## run A
// BobTop
module BobTop (
	clock,
	reset,
	rx,
	runway_override,
	emergency_override,
	tx,
	framing_error,
	runway_active,
	emergency,
	receiving,
	sending
);
	input wire clock;
	input wire reset;
	input wire rx;
	input wire [1:0] runway_override;
	input wire emergency_override;
	output wire tx;
	output wire framing_error;
	output wire [1:0] runway_active;
	output wire emergency;
	output wire receiving;
	output wire sending;
	wire [7:0] uart_rx_data;
	wire [7:0] uart_tx_data;
	wire uart_rx_valid;
	wire uart_tx_ready;
	wire uart_tx_send;
	UartRX #(
		.CLK_HZ(25000000),
		.BAUD_RATE(115200)
	) receiver(
		.clock(clock),
		.reset(reset),
		.rx(rx),
		.data(uart_rx_data),
		.done(uart_rx_valid),
		.framing_error(framing_error),
		.receiving(receiving)
	);
	UartTX #(
		.CLK_HZ(25000000),
		.BAUD_RATE(115200)
	) transmitter(
		.clock(clock),
		.reset(reset),
		.send(uart_tx_send),
		.data(uart_tx_data),
		.tx(tx),
		.ready(uart_tx_ready),
		.sending(sending)
	);
	reg [1:0] ro_temp;
	reg [1:0] ro_sync;
	reg eo_temp;
	reg eo_sync;
	always @(posedge clock) begin
		ro_temp <= runway_override;
		eo_temp <= emergency_override;
		ro_sync <= ro_temp;
		eo_sync <= eo_temp;
	end
	Bob bobby(
		.clock(clock),
		.reset(reset),
		.uart_rx_data(uart_rx_data),
		.uart_rx_valid(uart_rx_valid),
		.uart_tx_data(uart_tx_data),
		.uart_tx_ready(uart_tx_ready),
		.uart_tx_send(uart_tx_send),
		.runway_active(runway_active),
		.runway_override(ro_sync),
		.emergency_out(emergency),
		.emergency_override(eo_sync)
	);
endmodule
Size: about 1500 cells after synthesis, roughly 0.015 mm2 of cells after synthesis.
Settings: LEC_CHECK=0, CAP_MARGIN=30, CELL_PAD_IN_SITES_DETAIL_PLACEMENT=2, CORE_MARGIN=4, CORE_UTILIZATION=28, CTS_CLUSTER_DIAMETER=338, GPL_TIMING_DRIVEN=0, HOLD_SLACK_MARGIN=0.01, MAX_ROUTING_LAYER=met4, PLACE_DENSITY=0.83, SLEW_MARGIN=25, TNS_END_PERCENT=25; clock period 19.5 ns.
run.sh (not shown) runs the stock make flow with config.mk's settings and CLKGATE_MAP_FILE=.
Run A completed; timing, DRC and antenna clean
Input changes introduced in run B (baseline for comparison: run A):
- a deleted PLACE_DENSITY that had been 0.83
- a deleted GPL_TIMING_DRIVEN that had been 0
- a change of SLEW_MARGIN from 25 to 20
- a deleted CTS_CLUSTER_DIAMETER that had been 338
- a deleted CELL_PAD_IN_SITES_DETAIL_PLACEMENT that had been 2
- a deleted MAX_ROUTING_LAYER that had been met4
- a change of CAP_MARGIN from 30 to 20
- an added SETUP_SLACK_MARGIN of 4.72
- a deleted TNS_END_PERCENT that had been 25
- a change of CORE_UTILIZATION from 28 to 45
- a deleted HOLD_SLACK_MARGIN that had been 0.01
- a change of CORE_MARGIN from 4 to 2
- a change of the clock period (ns, I/O delays scaled along) from 19.5 to 17.7
### Flow results
- Worst setup slack ends up higher on run A.
- Delta (run B minus run A): relative area change from synthesis to final layout shrank by 4.5 points; clock network fraction of design power grew by 0.4 points; area of the die shrank by 0.022 mm2.
- Compared with run A, run B shows number of buffers created by CTS lower by 3.
- Per the comparison of run B with run A, sequential share of layout area higher, routed wire length lower.
- Higher ratio of final minimum period to clock period among run A and run B: run B
- Against run A, non-clock buffer count in run B fell by more than half.
- The lower register-to-register slack came out of run B.
- [diff] power, run B relative to run A: improvement
## Diff of input files: run C against run B
- a change of CORE_UTILIZATION from 45 to 63
- an added CTS_CLUSTER_SIZE of 97
- a change of SETUP_SLACK_MARGIN from 4.72 to 1.99
- a change of the clock period (ns, I/O delays scaled along) from 17.7 to 28.7
[summary]
- Compared with run B, in run C total of buffers placed on input and output ports closely matched the old numbers; least setup slack across all paths after layout increased by 6.61 ns relative to the old numbers.
- Run C has worst hold slack across all endpoints above what run B had.
- Clock power on run C is ahead of run B.
- Met3 routing resource usage after global routing (lower): run B
- Run C | status: complete | timing, DRC, antenna: pass
### run C -> run D
- CTS_CLUSTER_DIAMETER newly set to 151
- ABC_AREA newly set to 1
- CTS_CLUSTER_SIZE removed (was 97)
- SETUP_SLACK_MARGIN changed from 1.99 to 2.91
- CORE_UTILIZATION changed from 63 to 72
- the clock period (ns, I/O delays scaled along) changed from 28.7 to 9.82
Notes after the runs:
- Compared with run C, run D shows register-to-register slack lower by 18.56 ns.
- On first-pass GRT wire length, run D does worse than run C.
- Between run D and run C, the difference in sequential share of layout area is negligible.

========
BobTop again, from the RTL that the note above started with.
Settings: LEC_CHECK=0, CAP_MARGIN=20, CORE_MARGIN=2, CORE_UTILIZATION=66, CTS_CLUSTER_DIAMETER=28, HOLD_SLACK_MARGIN=-0.08, SLEW_MARGIN=20, TNS_END_PERCENT=5; clock period 28.5 ns.
Edit:
- CORE_UTILIZATION: 66 -> 45
- CTS_CLUSTER_DIAMETER: 28 -> default
- HOLD_SLACK_MARGIN: -0.08 -> default
- TNS_END_PERCENT: 5 -> default
- clock period: 28.5 -> 17.7 ns (I/O delays scaled with it)
=> The new run completed without violations. Clock-buffer cell count drops by 26. Core utilization falls by 27 points. Synthesized cell count stays the same.
Edit:
- clock period: 17.7 -> 40.0 ns (I/O delays scaled with it)
Non-clock buffer count decreases by 2.
Worst setup slack gains 13 ns.
Total power decreases by 55%.
Routed wire length came out lower by 1.5%.
Synthesized area does not change.
Cell area is about the same.
Register-to-register slack gets better by 22 ns.

========
BobTop again, from the RTL that the note above started with.
Settings: LEC_CHECK=0, ABC_AREA=1, CAP_MARGIN=0, CORE_MARGIN=2, CORE_UTILIZATION=72, CTS_CLUSTER_DIAMETER=263, CTS_CLUSTER_SIZE=15, PLACE_DENSITY_LB_ADDON=0.01, SETUP_SLACK_MARGIN=2.84, SLEW_MARGIN=20; clock period 9.82 ns.
Edit:
CORE_ASPECT_RATIO = 0.89   (was not set)
CTS_CLUSTER_DIAMETER = not set   (was 263)
CTS_CLUSTER_SIZE = 14   (was 15)
PLACE_DENSITY_LB_ADDON = 0.02   (was 0.01)
SETUP_SLACK_MARGIN = 2.86   (was 2.84)
After rerunning: Worst hold slack degrades by 0.0093 ns; synthesized cell count stays the same; utilization goes up by 1.4 points; clock power rose by about 25%; total power went up by about 7%.
Edit:
CAP_MARGIN = 20   (was 0)
CORE_ASPECT_RATIO = not set   (was 0.89)
PLACE_DENSITY_LB_ADDON = 0.1   (was 0.02)
SETUP_SLACK_MARGIN = 2.67   (was 2.86)
The changed run went through all stages and came out clean.
Cell area increases by 1.6%.
Power increases by 9.0%.
Final cell count is about the same.
Setup slack degrades by 0.029 ns.
Via count increases by 1.9%.
Non-clock buffer count stays the same.
Critical path depth does not change.
Edit:
CAP_MARGIN = 40   (was 20)
PLACE_DENSITY_LB_ADDON = 0.14   (was 0.1)
SETUP_SLACK_MARGIN = 2.8   (was 2.67)
Outcome:
- register-to-register slack improved by 0.06 ns
- cell count is about the same
- setup slack gains 0.050 ns
- power goes down by 6.1%
- combinational power decreases by about 2%
- die area stays the same
- sequential share of layout area is higher by 0.43 points
- synthesized area does not change
- fmax rises by 0.96%
- cell area drops by 1.0%

========
== north ==
Starting RTL as in the previous note.
Settings: LEC_CHECK=0, CAP_MARGIN=20, CORE_MARGIN=2, CORE_UTILIZATION=72, CTS_CLUSTER_DIAMETER=365, CTS_CLUSTER_SIZE=22, PLACE_DENSITY_LB_ADDON=0.01, SLEW_MARGIN=20; clock period 11.6 ns.
For south, these inputs were changed with respect to north:
- CORE_UTILIZATION changed from 72 to 27
- CTS_CLUSTER_DIAMETER removed (was 365)
- CTS_CLUSTER_SIZE removed (was 22)
- PLACE_DENSITY_LB_ADDON removed (was 0.01)
- the clock period (ns, I/O delays scaled along) changed from 11.6 to 17.7
Results
Going from north to south, global-route usage shrinks by 18 points.
On worst endpoint data arrival time: between south and north, it ends up lower for north.
Worst slew slack as a fraction of its limit, south and north: smaller value in south
[south vs north] measured slew at the worst slew-check pin: higher in south
Comparing south and north, the higher hold slack is on north.
Diff north -> south: maximum number of pins on one net before global-route repair went up 7.7%, number of failing hold endpoints at the final stage ~0 delta, total of clock buffers placed in the layout shows an increase of 22, setup fix buffers added after clock tree synthesis comparable.

========
## try-maple
BobTop again, from the RTL that the note above started with.
Design BobTop, start of the top module:
module BobTop (
	clock,
	reset,
	rx,
	runway_override,
	emergency_override,
	tx,
	framing_error,
	runway_active,
	emergency,
	receiving,
	sending
);
	input wire clock;
	input wire reset;
	input wire rx;
	input wire [1:0] runway_override;
	input wire emergency_override;
	output wire tx;
	output wire framing_error;
	output wire [1:0] runway_active;
	output wire emergency;
	output wire receiving;
	output wire sending;
	wire [7:0] uart_rx_data;
	wire [7:0] uart_tx_data;
	wire uart_rx_valid;
	wire uart_tx_ready;
	wire uart_tx_send;
	UartRX #(
		.CLK_HZ(25000000),
		.BAUD_RATE(115200)
	) receiver(
		.clock(clock),
		.reset(reset),
		.rx(rx),
		.data(uart_rx_data),
		.done(uart_rx_valid),
		.framing_error(framing_error),
		.receiving(receiving)
	);
	UartTX #(
		.CLK_HZ(25000000),
		.BAUD_RATE(115200)
	) transmitter(
		.clock(clock),
		.reset(reset),
		.send(uart_tx_send),
		.data(uart_tx_data),
		.tx(tx),
		.ready(uart_tx_ready),
		.sending(sending)
	);
	reg [1:0] ro_temp;
	reg [1:0] ro_sync;
	reg eo_temp;
	reg eo_sync;
	always @(posedge clock) begin
		ro_temp <= runway_override;
		eo_temp <= emergency_override;
		ro_sync <= ro_temp;
		eo_sync <= eo_temp;
	end
	Bob bobby(
		.clock(clock),
		.reset(reset),
		.uart_rx_data(uart_rx_data),
		.uart_rx_valid(uart_rx_valid),
		.uart_tx_data(uart_tx_data),
		.uart_tx_ready(uart_tx_ready),
		.uart_tx_send(uart_tx_send),
		.runway_active(runway_active),
		.runway_override(ro_sync),
		.emergency_out(emergency),
		.emergency_override(eo_sync)
	);
endmodule
Settings: LEC_CHECK=0, CAP_MARGIN=20, CORE_MARGIN=2, CORE_UTILIZATION=65, CTS_CLUSTER_DIAMETER=28, HOLD_SLACK_MARGIN=-0.08, SLEW_MARGIN=20, TNS_END_PERCENT=5; clock period 29.7 ns.
Modified inputs, try-lagoon compared to try-maple
Settings: HOLD_SLACK_MARGIN: -0.08 -> unset; PLACE_DENSITY_LB_ADDON: unset -> 0.1; CORE_UTILIZATION: 65 -> 72; ABC_AREA: unset -> 1; TNS_END_PERCENT: 5 -> unset; CTS_CLUSTER_DIAMETER: 28 -> unset; the clock period (ns, I/O delays scaled along): 29.7 -> 13.5.
Results
Looking at logic depth of the worst setup path including buffers, try-lagoon sits 1 below try-maple.
Re routing usage on met2: try-lagoon is 10 points up on try-maple.
Against try-maple, try-lagoon reports a power attributed to combinational cells that is higher.
Longest individual stage delay on the worst path ended up 20 ps higher on try-lagoon than on try-maple.
Post-synthesis to final-layout area growth: try-lagoon vs try-maple down 11 points
Compared with try-maple, try-lagoon shows a higher fraction of the mapped netlist area in compound gates.
[compare] base=try-maple new=try-lagoon: die area -7.9%, synthesized area shows an increase of 1.8%.
The inputs of try-harbor differ from those of try-lagoon as listed below.
Settings: ABC_AREA removed (was 1); CORE_UTILIZATION changed from 72 to 19; PLACE_DENSITY_LB_ADDON removed (was 0.1); the clock period (ns, I/O delays scaled along) changed from 13.5 to 50.7.
### Flow results
In the reports for try-harbor and try-lagoon, the smaller multi-input combinational area share belongs to try-lagoon. From try-lagoon to try-harbor the numbers moved as follows: clock latency reported for the late side of the worst-skew pair shrank by 20 ps, worst reg-to-reg setup slack has increased. Taking try-lagoon as the reference point, the overall die width of try-harbor rises by 90%. The data-path buffer share of cell area in the final layout in try-harbor was higher than what try-lagoon gave. Relative to try-lagoon, try-harbor improves routed wire length. Between try-harbor and try-lagoon, the total power is higher for try-lagoon. Iteration tally of the first detailed-router pass was lower in the run labelled try-harbor. Per the comparison of try-harbor with try-lagoon, actual slew at the worst max-slew pin higher, depth of the worst register-to-register path lower, cell count along the critical path higher.
Power figures rest on the tool's default switching activity, not on a simulated workload.
